Setup of run 1:
Design kosarka, start of the top module:
module kosarka(
      input clk,                                            
      input rst,                                            
      input b0,b1,b2,b3,                                    
      input p0,p1,p2,                                       
      output a,b,c,d,e,f,g,dp,                              
      output [3:0] an                                       
    );
For scale: roughly 210 flip-flops, ~21 I/O pins, about 0.012 mm² of cells after synthesis.
make LEC_CHECK=0 ABC_AREA=1 CAP_MARGIN=20 CORE_MARGIN=2 CORE_UTILIZATION=70 CTS_CLUSTER_DIAMETER=251 PLACE_DENSITY_LB_ADDON=0.15 SLEW_MARGIN=20 finish   # period 4.19 ns
run.sh (not shown) runs the stock make flow with config.mk's settings and CLKGATE_MAP_FILE=.
Run 1 finished all stages; the layout is clean.
Input changes introduced in run 2 (baseline for comparison: run 1):
# run 1
export LEC_CHECK = 0
export ABC_AREA = 1
export CAP_MARGIN = 20
export CORE_MARGIN = 2
export CORE_UTILIZATION = 70
export CTS_CLUSTER_DIAMETER = 251
export PLACE_DENSITY_LB_ADDON = 0.15
export SLEW_MARGIN = 20
create_clock -name core_clock -period 4.19 [get_ports {clk}]
# run 2
export LEC_CHECK = 0
export CAP_MARGIN = 20
export CORE_MARGIN = 2
export CORE_UTILIZATION = 57
export SLEW_MARGIN = 20
create_clock -name core_clock -period 4.06 [get_ports {clk}]
--- outcome ---
Between run 2 and run 1, the sequential power is higher for run 2.
Post-layout period usage of the worst path was lower in run 1 than in run 2.
Design area ended up 5.2% higher on run 2 than on run 1.
Yosys stat chip area is higher on run 2
Number of cells after detailed placement: run 2 < run 1
Via count normalized by instance count in run 2 is 3.0% below run 1.
Run 2: critical path depth is 10 lower than what run 1 reported.
rezulB[7] as the last element of the critical path was reported by run 2, and rezulB[6] by run 1.
[flow] run 2 | stages: complete | final checks: fail | reason: negative setup slack
> inputs changed (run 2 -> run 3)
# run 2
export LEC_CHECK = 0
export CAP_MARGIN = 20
export CORE_MARGIN = 2
export CORE_UTILIZATION = 57
export SLEW_MARGIN = 20
create_clock -name core_clock -period 4.06 [get_ports {clk}]
# run 3
export LEC_CHECK = 0
export ABC_AREA = 1
export CAP_MARGIN = 20
export CORE_MARGIN = 2
export CORE_UTILIZATION = 72
export CTS_CLUSTER_SIZE = 10
export SETUP_SLACK_MARGIN = 1.11
export SLEW_MARGIN = 20
create_clock -name core_clock -period 3.99 [get_ports {clk}]
==> results <==
Delta (run 3 minus run 2): count of placed standard cells including taps went up by 109, global-route usage rose by 9.7 points, overall die area went down by 0.0045 mm². Run 3: no failed stages, no open violations at the end.

---

The RTL this note starts from:
==> flow/design.v <==
`timescale 1ns / 1ps
module bcd(clk, rst, broj, desetice, jedinice);
   input clk;                                               
   input rst;                                               
   input  [7:0] broj;                                       
   output reg [3:0] desetice;                               
   output reg [3:0] jedinice;                               
   reg [15:0] shift;                                        
   reg [3:0] i;                                             
   reg [15:0] t;                                            
   always @(posedge clk)
   begin
      if (rst)
         i <= 4'd0;
      else
      begin
         t = shift;
         if (i == 0)                                        
         begin
            t[15:8] = 8'd0;
            t[7:0] = broj;
         end
         if (i < 8)                                         
         begin
            if (t[11:8] >= 5)                               
               t[11:8] = t[11:8] + 4'd3;                    
            if (t[15:12] >= 5)                              
               t[15:12] = t[15:12] + 4'd3;                  
            t = t << 1;                                     
            shift <= t;
            i <= i + 4'd1;
         end
         else                                               
         begin
            desetice <= shift[15:12];
            jedinice <= shift[11:8];
            i <= 4'd0;
         end
      end
   end
endmodule
`timescale 1ns / 1ps
module kosarka(
      input clk,                                            
      input rst,                                            
      input b0,b1,b2,b3,                                    
      input p0,p1,p2,                                       
      output a,b,c,d,e,f,g,dp,                              
      output [3:0] an                                       
    );
localparam [16:0] DIV_D = 17'd25;                           
localparam [28:0] DIV_V = 29'd500;                          
reg clkD,clkV;                                              
reg [16:0] brojacD;                                         
reg [28:0] brojacV;                                         
reg [7:0] vremeA,vremeB,rezulA,rezulB;                      
reg [3:0] displej;                                          
reg [6:0] s_seg;                                            
reg [3:0] cifra;                                            
reg stop;                                                   
wire [3:0] vremeAdesetice, vremeAjedinice, vremeBdesetice, vremeBjedinice;   
wire [3:0] rezulAdesetice, rezulAjedinice, rezulBdesetice, rezulBjedinice;   
reg stanjeB0, stanjeB1, stanjeB2, stanjeB3;                 
bcd bcd_vremeA(clk, rst, vremeA, vremeAdesetice, vremeAjedinice);
bcd bcd_vremeB(clk, rst, vremeB, vremeBdesetice, vremeBjedinice);            
bcd bcd_rezulA(clk, rst, rezulA, rezulAdesetice, rezulAjedinice);
bcd bcd_rezulB(clk, rst, rezulB, rezulBdesetice, rezulBjedinice);
wire tickD = (brojacD == DIV_D) && !clkD;                   
wire tickV = (brojacV == DIV_V) && !clkV;                   
reg n_stop, n_s0, n_s1, n_s2, n_s3;
reg [7:0] n_rezulA, n_rezulB;
reg [3:0] n_displej, n_cifra;
always @(*)
   begin
      n_stop = stop;
      n_s0 = stanjeB0; n_s1 = stanjeB1; n_s2 = stanjeB2; n_s3 = stanjeB3;
      n_rezulA = rezulA; n_rezulB = rezulB;
      n_displej = displej; n_cifra = cifra;
      if(vremeA==0 && vremeB==0)                            
         n_stop = 1'b1;                                     
      case({p2,cifra})
         5'b00111: begin n_displej = vremeBjedinice; n_cifra = 4'b1110; end
         5'b01110: begin n_displej = vremeBdesetice; n_cifra = 4'b1101; end   
         5'b01101: begin n_displej = vremeAjedinice; n_cifra = 4'b1011; end
         5'b01011: begin n_displej = vremeAdesetice; n_cifra = 4'b0111; end
         5'b10111: begin n_displej = rezulBjedinice; n_cifra = 4'b1110; end
         5'b11110: begin n_displej = rezulBdesetice; n_cifra = 4'b1101; end   
         5'b11101: begin n_displej = rezulAjedinice; n_cifra = 4'b1011; end
         5'b11011: begin n_displej = rezulAdesetice; n_cifra = 4'b0111; end
         default: ;
      endcase
      if(b0 == 1'b1)
         n_s0 = 1'b1;                                       
      if(n_s0==1'b1 && b0 == 1'b0)                          
      begin
         n_stop = ~n_stop;                                  
         n_s0 = 1'b0;
      end
      if(b1 == 1'b1)
         n_s1 = 1'b1;                                       
      if(n_s1==1'b1 && b1 == 1'b0)
      begin
         case({p1,p0})
            2'b00: n_rezulB = n_rezulB+8'd3;                
            2'b01: n_rezulB = n_rezulB-8'd3;
            2'b10: n_rezulA = n_rezulA+8'd3;
            2'b11: n_rezulA = n_rezulA-8'd3;
         endcase
         n_s1 = 1'b0;
      end
      if(b2 == 1'b1)
         n_s2 = 1'b1;                                       
      if(n_s2==1'b1 && b2 == 1'b0)
      begin
         case({p1,p0})
            2'b00: n_rezulB = n_rezulB+8'd2;                
            2'b01: n_rezulB = n_rezulB-8'd2;
            2'b10: n_rezulA = n_rezulA+8'd2;
            2'b11: n_rezulA = n_rezulA-8'd2;
         endcase
         n_s2 = 1'b0;
      end
      if(b3 == 1'b1)
         n_s3 = 1'b1;                                       
      if(n_s3==1'b1 && b3 == 1'b0)
      begin
         case({p1,p0})
            2'b00: n_rezulB = n_rezulB+8'd1;                
            2'b01: n_rezulB = n_rezulB-8'd1;
            2'b10: n_rezulA = n_rezulA+8'd1;
            2'b11: n_rezulA = n_rezulA-8'd1;
         endcase
         n_s3 = 1'b0;
      end
   end
always @(posedge clk)
   begin
      if (rst)
      begin
         clkD <= 1'b0; clkV <= 1'b0;
         brojacD <= 17'd0; brojacV <= 29'd0;
         vremeA <= 8'd40; vremeB <= 8'd0;                   
         rezulA <= 8'd0; rezulB <= 8'd0;
         displej <= 4'b0110;
         s_seg <= 7'd0;
         cifra <= 4'b1110;
         stop <= 1'b1;
         stanjeB0 <= 1'b0; stanjeB1 <= 1'b0; stanjeB2 <= 1'b0; stanjeB3 <= 1'b0;
      end
      else
      begin
         if(brojacD==DIV_D)                                 
         begin
            clkD <= ~clkD;
            brojacD <= 17'd1;
         end
         else
            brojacD <= brojacD+17'd1;
         if(brojacV==DIV_V)                                 
         begin
            clkV <= ~clkV;
            brojacV <= 29'd1;
         end
         else
            brojacV <= brojacV+29'd1;
         case(displej)
            4'd0 : s_seg <= 7'b1000000;                     
            4'd1 : s_seg <= 7'b1111001;                     
            4'd2 : s_seg <= 7'b0100100;                     
            4'd3 : s_seg <= 7'b0110000;                     
            4'd4 : s_seg <= 7'b0011001;                     
            4'd5 : s_seg <= 7'b0010010;                     
            4'd6 : s_seg <= 7'b0000010;                     
            4'd7 : s_seg <= 7'b1111000;                     
            4'd8 : s_seg <= 7'b0000000;                     
            4'd9 : s_seg <= 7'b0010000;                     
            default : s_seg <= 7'b1000000;                  
         endcase
         if (tickV)                                         
         begin
            if(stop==0)                                     
            begin
               if(vremeB==0)                                
               begin
                  vremeB <= 8'd59;                          
                  vremeA <= vremeA-8'd1;                    
               end
               else
                  vremeB <= vremeB-8'd1;
            end
         end
         if (tickD)                                         
         begin
            stop <= n_stop;
            stanjeB0 <= n_s0; stanjeB1 <= n_s1; stanjeB2 <= n_s2; stanjeB3 <= n_s3;
            rezulA <= n_rezulA; rezulB <= n_rezulB;
            displej <= n_displej;
            cifra <= n_cifra;
         end
      end
   end
assign an = cifra;
assign {g, f, e, d, c, b, a} = s_seg;                       
assign dp = 1'b1;                                           
endmodule
clock: 5.58 ns
lec_check: 0
cap_margin: 20
core_margin: 2
core_utilization: 58
cts_cluster_size: 62
hold_slack_margin: 0.26
setup_slack_margin: 1.48
slew_margin: 20
tns_end_percent: 75
Next try:
- CORE_UTILIZATION: 58 -> 40
- CTS_CLUSTER_SIZE: 62 -> unset
- HOLD_SLACK_MARGIN: 0.26 -> unset
- SETUP_SLACK_MARGIN: 1.48 -> unset
- TNS_END_PERCENT: 75 -> unset
- clock period: 5.58 -> 10.0 ns (I/O delays scaled with it)
The changed run completed with no timing, DRC or antenna violations.
Routed wire length decreases by 1.2%.
Clock-buffer cell count increases by 9.
Die size increases by 44%.
Next try:
- CORE_UTILIZATION: 40 -> 58
- TNS_END_PERCENT: unset -> 70
- clock period: 10.0 -> 7.88 ns (I/O delays scaled with it)
What happened: Worst hold slack improved by 0.0038 ns; non-clock buffer count grows by 1; total power grows by 24%.
Next try:
- ABC_AREA: unset -> 1
- CORE_UTILIZATION: 58 -> 72
- CTS_CLUSTER_DIAMETER: unset -> 29
- CTS_CLUSTER_SIZE: unset -> 39
- PLACE_DENSITY: unset -> 0.95
- SETUP_SLACK_MARGIN: unset -> 0.64
- TNS_END_PERCENT: 70 -> unset
- clock period: 7.88 -> 3.99 ns (I/O delays scaled with it)
Effect: Now the flow died in 5_1_grt (GRT-0116). Synthesized cell count came out higher by 13%. Area after synthesis decreases by 0.64%. Die area went down by 19%.
Power is estimated from default activity; no workload was simulated.
